## run A
## top
module top (
    input clk,                   
    input mode,                  
    input song,                  
    input plus,                  
    input minus,                 
    input rst,                   
    input set,                   
    input refer,                 
    input player1,               
    input player2,               
    output reg [8:0] rope,       
    output reg [1:0] sel,        
    output reg [1:0] ledr,       
    output reg [1:0] ledg,       
    output reg [1:0] ledb,       
    output reg [3:0] ledop,      
    output reg [7:0] segdata1,   
    output reg [7:0] segdata0,   
    output reg [7:0] seg,        
    output reg [7:0] sel8,       
    output reg ledplayer1,       
    output reg ledplayer2,       
    output reg buzzer,           
    output reg round_indicator_1, 
    output reg round_indicator_2 
);
For scale: ~5,700 cells after synthesis, roughly 48,000 um2 of cells after synthesis.
clock: 4.51 ns
lec_check: 0
abc_area: 1
cap_margin: 30
cell_pad_in_sites_detail_placement: 0
core_margin: 2
core_utilization: 72
cts_cluster_diameter: 156
gpl_routability_driven: 1
max_routing_layer: met4
place_density_lb_addon: 0.13
setup_slack_margin: 1.34
slew_margin: 20
tns_end_percent: 80
run.sh (not shown) runs the stock make flow with config.mk's settings and CLKGATE_MAP_FILE=.
Status run A: flow complete, layout not clean - setup timing
Inputs modified between run A and run B:
Settings: HOLD_SLACK_MARGIN newly set to 0.3; CELL_PAD_IN_SITES_DETAIL_PLACEMENT removed (was 0); CTS_CLUSTER_DIAMETER removed (was 156); CTS_CLUSTER_SIZE newly set to 36; CAP_MARGIN changed from 30 to 20; PLACE_DENSITY_LB_ADDON removed (was 0.13); GPL_ROUTABILITY_DRIVEN removed (was 1); SETUP_SLACK_MARGIN changed from 1.34 to 0.8; MAX_ROUTING_LAYER removed (was met4); TNS_END_PERCENT removed (was 80); the clock period (ns, I/O delays scaled along) changed from 4.51 to 4.43.
Findings:
In run B the implementation ran to completion but is not tape-out ready, as the final checks report setup timing. Run B vs run A: global-route track usage on met2 down in run B. [diff] register-to-register slack, run B relative to run A: regression. Delta (run B minus run A): overall overflow remaining after global route now sits at about the same level; share of the core filled with cells in the final layout fell 3.0 points; worst setup slack after layout went down 0.17 ns. Run B ends up with higher number of clock-tree buffers in the layout than run A does. Compared with run A, run B shows a wire length that is 22% lower. From run A to run B, tapcell count did not move at all.
diff inputs: run B => run C
Settings: PLACE_DENSITY: unset -> 0.7; ABC_AREA: 1 -> unset; SETUP_SLACK_MARGIN: 0.8 -> 1.7; CTS_CLUSTER_SIZE: 36 -> 35; the clock period (ns, I/O delays scaled along): 4.43 -> 5.89.
### Flow results
Of run B and run C, just one finished clean: run C.
Critical path depth on run C is down relative to run B.
| count of instances resized after the clock tree is built | lower: run C |
Power density over cell area: run C vs run B down 7.8%
Going from run B to run C, cell area after technology mapping lower, utilization fell by 2.8 points.
Modified inputs, run D compared to run C
Settings: PLACE_DENSITY now 0.6, was 0.7; CTS_CLUSTER_SIZE no longer set, was 35; CORE_UTILIZATION now 40, was 72; SETUP_SLACK_MARGIN no longer set, was 1.7; HOLD_SLACK_MARGIN no longer set, was 0.3; the clock period (ns, I/O delays scaled along) now 7.79, was 5.89.
[summary]
Run D — period utilization 9.1 points lower, run C as reference
In summary, run D completed successfully, with a layout that passed the timing, design-rule and antenna checks.
Run C was routed with more vias than run D.
| routed length on met2 | higher: run C |
Final tally of setup violations: run D vs run C identical
Summary of run D over run C: logic area lost 540 um2; initial detailed-routing violation count lost 922; wire length lost about 4.3%.
Run D: combinational power is about 25% lower than what run C reported.

---

alpha:
Starting RTL as in the previous note.
clock: 5.72 ns
lec_check: 0
cap_margin: 0
core_aspect_ratio: 1.63
core_margin: 8
core_utilization: 32
cts_cluster_size: 58
gpl_timing_driven: 0
hold_slack_margin: 0.03
min_routing_layer: met1
setup_slack_margin: -0.52
slew_margin: 20
alpha: all stages done; final checks FAILED (setup timing).
The following lists how beta was set up differently from alpha:
Settings: removing CTS_CLUSTER_SIZE (formerly 58); removing HOLD_SLACK_MARGIN (formerly 0.03); removing SETUP_SLACK_MARGIN (formerly -0.52); changing CORE_UTILIZATION from 32 to 66; removing MIN_ROUTING_LAYER (formerly met1); setting PLACE_DENSITY to 0.6 for the first time; changing CORE_MARGIN from 8 to 2; removing GPL_TIMING_DRIVEN (formerly 0); changing CAP_MARGIN from 0 to 20; setting CTS_CLUSTER_DIAMETER to 357 for the first time; removing CORE_ASPECT_RATIO (formerly 1.63); changing the clock period (ns, I/O delays scaled along) from 5.72 to 5.78.
Notes after the runs:
From the logs: alpha reached the end of the flow and failed the layout checks with setup timing.
beta finished every stage and its layout cleared the timing, design-rule and antenna checks.
beta: worst setup slack higher than alpha
When beta is measured against alpha, its number of tap cells added at floorplan turns out 961 lower.
Uppermost layer routed = met5: alpha; uppermost layer routed = met4: beta
Of alpha and beta, the run reporting the higher number of global-route vias before repair was alpha.
[inputs] gamma vs beta
Settings: PLACE_DENSITY removed (was 0.6); CORE_UTILIZATION changed from 66 to 58; CTS_CLUSTER_DIAMETER removed (was 357); the clock period (ns, I/O delays scaled along) changed from 5.78 to 5.43.
--- outcome ---
gamma vs. beta: layout filler cell count went up by 1269.
gamma has first-pass GRT wire length below what beta had.
gamma against beta; x dimension of the die is up by a few percent.
The worst setup slack in gamma sits 0.12 ns below the value recorded for beta.
Detailed-route wire length per cell for gamma: 0.57 um down relative to beta
Summary of gamma over beta: register share of the cell area fell by 0.48 points; maximum frequency rose by 0.0078 GHz.
Summary of gamma over beta: via count of the routed design shrank by 1.9%; count of buffering cells on the critical path with inverters included has decreased.
Changes in delta relative to gamma:
Settings: SETUP_SLACK_MARGIN now -0.66, previously not set; CORE_UTILIZATION now 40, was 58; PLACE_DENSITY now 0.6, previously not set; the clock period (ns, I/O delays scaled along) now 7.79, was 5.43.
Results
- delta completed; timing, DRC and antenna clean
- In the tables for gamma and delta, die area reads lower with gamma.
- Route | delta vs gamma | wire longer in delta
- What gamma reported for first-iteration DRC count has to be multiplied by 1.09 to get the figure for delta.
- Global-route usage came out lower on delta than on gamma.
- Of gamma and delta, gamma shows the higher cell area power density, with delta below it.
No activity file was given, so power comes from the tool's default toggle rates.
